Design mult16_top, start of the top module:
module mult16_top (
  input         clk,
  input  [15:0] a,
  input  [15:0] b,
  output [31:0] p
);
  reg  [15:0] a_r, b_r;
  reg  [31:0] p_r;
  wire [31:0] o;
  multiplier_16bit u_mul (.a(a_r), .b(b_r), .o(o));
  always @(posedge clk) begin
    a_r <= a;
    b_r <= b;
    p_r <= o;
  end
  assign p = p_r;
endmodule
clock: 20.3 ns
lec_check: 0
cap_margin: 25
cell_pad_in_sites_detail_placement: 2
core_margin: 2
core_utilization: 55
cts_cluster_size: 68
max_routing_layer: met4
place_density_lb_addon: 0.1
slew_margin: 20
run.sh (not shown) runs the stock make flow with config.mk's settings and CLKGATE_MAP_FILE=.
The baseline did not get past clock tree synthesis.
Next try:
CELL_PAD_IN_SITES_DETAIL_PLACEMENT = not set   (was 2)
CORE_UTILIZATION = 50   (was 55)
CTS_CLUSTER_SIZE = not set   (was 68)
MIN_ROUTING_LAYER = met2   (was not set)
PLACE_DENSITY_LB_ADDON = 0.26   (was 0.1)
SETUP_SLACK_MARGIN = 4.38   (was not set)
clock period = 15.0 ns   (was 20.3 ns; I/O delays follow)
This time the run finished but failed the layout checks on design-rule violations.
Die area increases by 9.7%.
Area after synthesis is unchanged.
Synthesized cell count is unchanged.

* * *

mult16_top again, from the RTL that the note above started with.
## mult16_top
module mult16_top (
  input         clk,
  input  [15:0] a,
  input  [15:0] b,
  output [31:0] p
);
export LEC_CHECK = 0
export ABC_AREA = 1
export CAP_MARGIN = 20
export CORE_MARGIN = 2
export CORE_UTILIZATION = 72
export CTS_CLUSTER_DIAMETER = 370
export CTS_CLUSTER_SIZE = 98
export SETUP_SLACK_MARGIN = -0.77
export SLEW_MARGIN = 20
export TNS_END_PERCENT = 40
create_clock -name core_clock -period 7.94 [get_ports {clk}]
The starting point completed and failed the layout checks on negative setup slack.
==> next run, changes <==
--- a/flow/config.mk
+++ b/flow/config.mk
@@ -12,3 +12 @@
-export CTS_CLUSTER_DIAMETER = 370
-export CTS_CLUSTER_SIZE = 98
-export SETUP_SLACK_MARGIN = -0.77
+export PLACE_DENSITY_LB_ADDON = 0.14
@@ -16 +13,0 @@
-export TNS_END_PERCENT = 40
==> flow/constraint.sdc (replaced) <==
create_clock -name core_clock -period 9.28 [get_ports {clk}]
set_input_delay 1.8560 -clock core_clock [delete_from_list [all_inputs] [get_ports {clk}]]
set_output_delay 1.8560 -clock core_clock [all_outputs]
set_load 0.01 [all_outputs]
What happened:
- The changed run completed and failed the layout checks on negative setup slack
- setup slack is better by 1.3 ns
- sequential share of layout area stays flat
- register-to-register slack is better by 1.3 ns
- final area goes up slightly
==> next run, changes <==
--- a/flow/config.mk
+++ b/flow/config.mk
@@ -12 +12 @@
-export PLACE_DENSITY_LB_ADDON = 0.14
+export SETUP_SLACK_MARGIN = 1.19
==> flow/constraint.sdc (replaced) <==
create_clock -name core_clock -period 6.15 [get_ports {clk}]
set_input_delay 1.2300 -clock core_clock [delete_from_list [all_inputs] [get_ports {clk}]]
set_output_delay 1.2300 -clock core_clock [all_outputs]
set_load 0.01 [all_outputs]
=> The new run produced a layout that fails on negative setup slack; routed wire length hardly moves; non-clock buffer count came out higher by 14; design area goes up by 1.6%; via count rises by about 1%; setup slack loses 3.1 ns.
==> next run, changes <==
--- a/flow/config.mk
+++ b/flow/config.mk
@@ -8 +7,0 @@
-export ABC_AREA = 1
@@ -11,2 +10 @@
-export CORE_UTILIZATION = 72
-export SETUP_SLACK_MARGIN = 1.19
+export CORE_UTILIZATION = 58
==> flow/constraint.sdc (replaced) <==
create_clock -name core_clock -period 7.9 [get_ports {clk}]
set_input_delay 1.5800 -clock core_clock [delete_from_list [all_inputs] [get_ports {clk}]]
set_output_delay 1.5800 -clock core_clock [all_outputs]
set_load 0.01 [all_outputs]
After rerunning: The changed run produced a layout that fails on negative setup slack. Sequential share of layout area came out higher by 0.19 points. Cell count fell slightly. Routed wire length drops by about a fifth. Worst setup slack gets better by 1.8 ns. Clock skew drops by 0.0035 ns. Non-clock buffer count goes down by 17.
==> next run, changes <==
--- a/flow/config.mk
+++ b/flow/config.mk
@@ -10 +10 @@
-export CORE_UTILIZATION = 58
+export CORE_UTILIZATION = 40
==> flow/constraint.sdc (replaced) <==
create_clock -name core_clock -period 15.0 [get_ports {clk}]
set_input_delay 3.0000 -clock core_clock [delete_from_list [all_inputs] [get_ports {clk}]]
set_output_delay 3.0000 -clock core_clock [all_outputs]
set_load 0.01 [all_outputs]
Now the flow completed with no timing, DRC or antenna violations.
Hold slack gains 0.11 ns.
Final cell count rose by 4.1%.
Cell area fell by 4.0%.
Core utilization fell by 23 points.
==> next run, changes <==
--- a/flow/config.mk
+++ b/flow/config.mk
@@ -8,0 +9 @@
+export CORE_ASPECT_RATIO = 0.85
@@ -10,0 +12 @@
+export GPL_TIMING_DRIVEN = 0
Clock skew hardly moves.
Routed wire length rose by 20%.
Core utilization goes up by 2.3 points.
Cell area goes up by 4.6%.
Setup slack gets better by 0.016 ns.
Die area barely changes.
Global-route usage rose by 2.0 points.
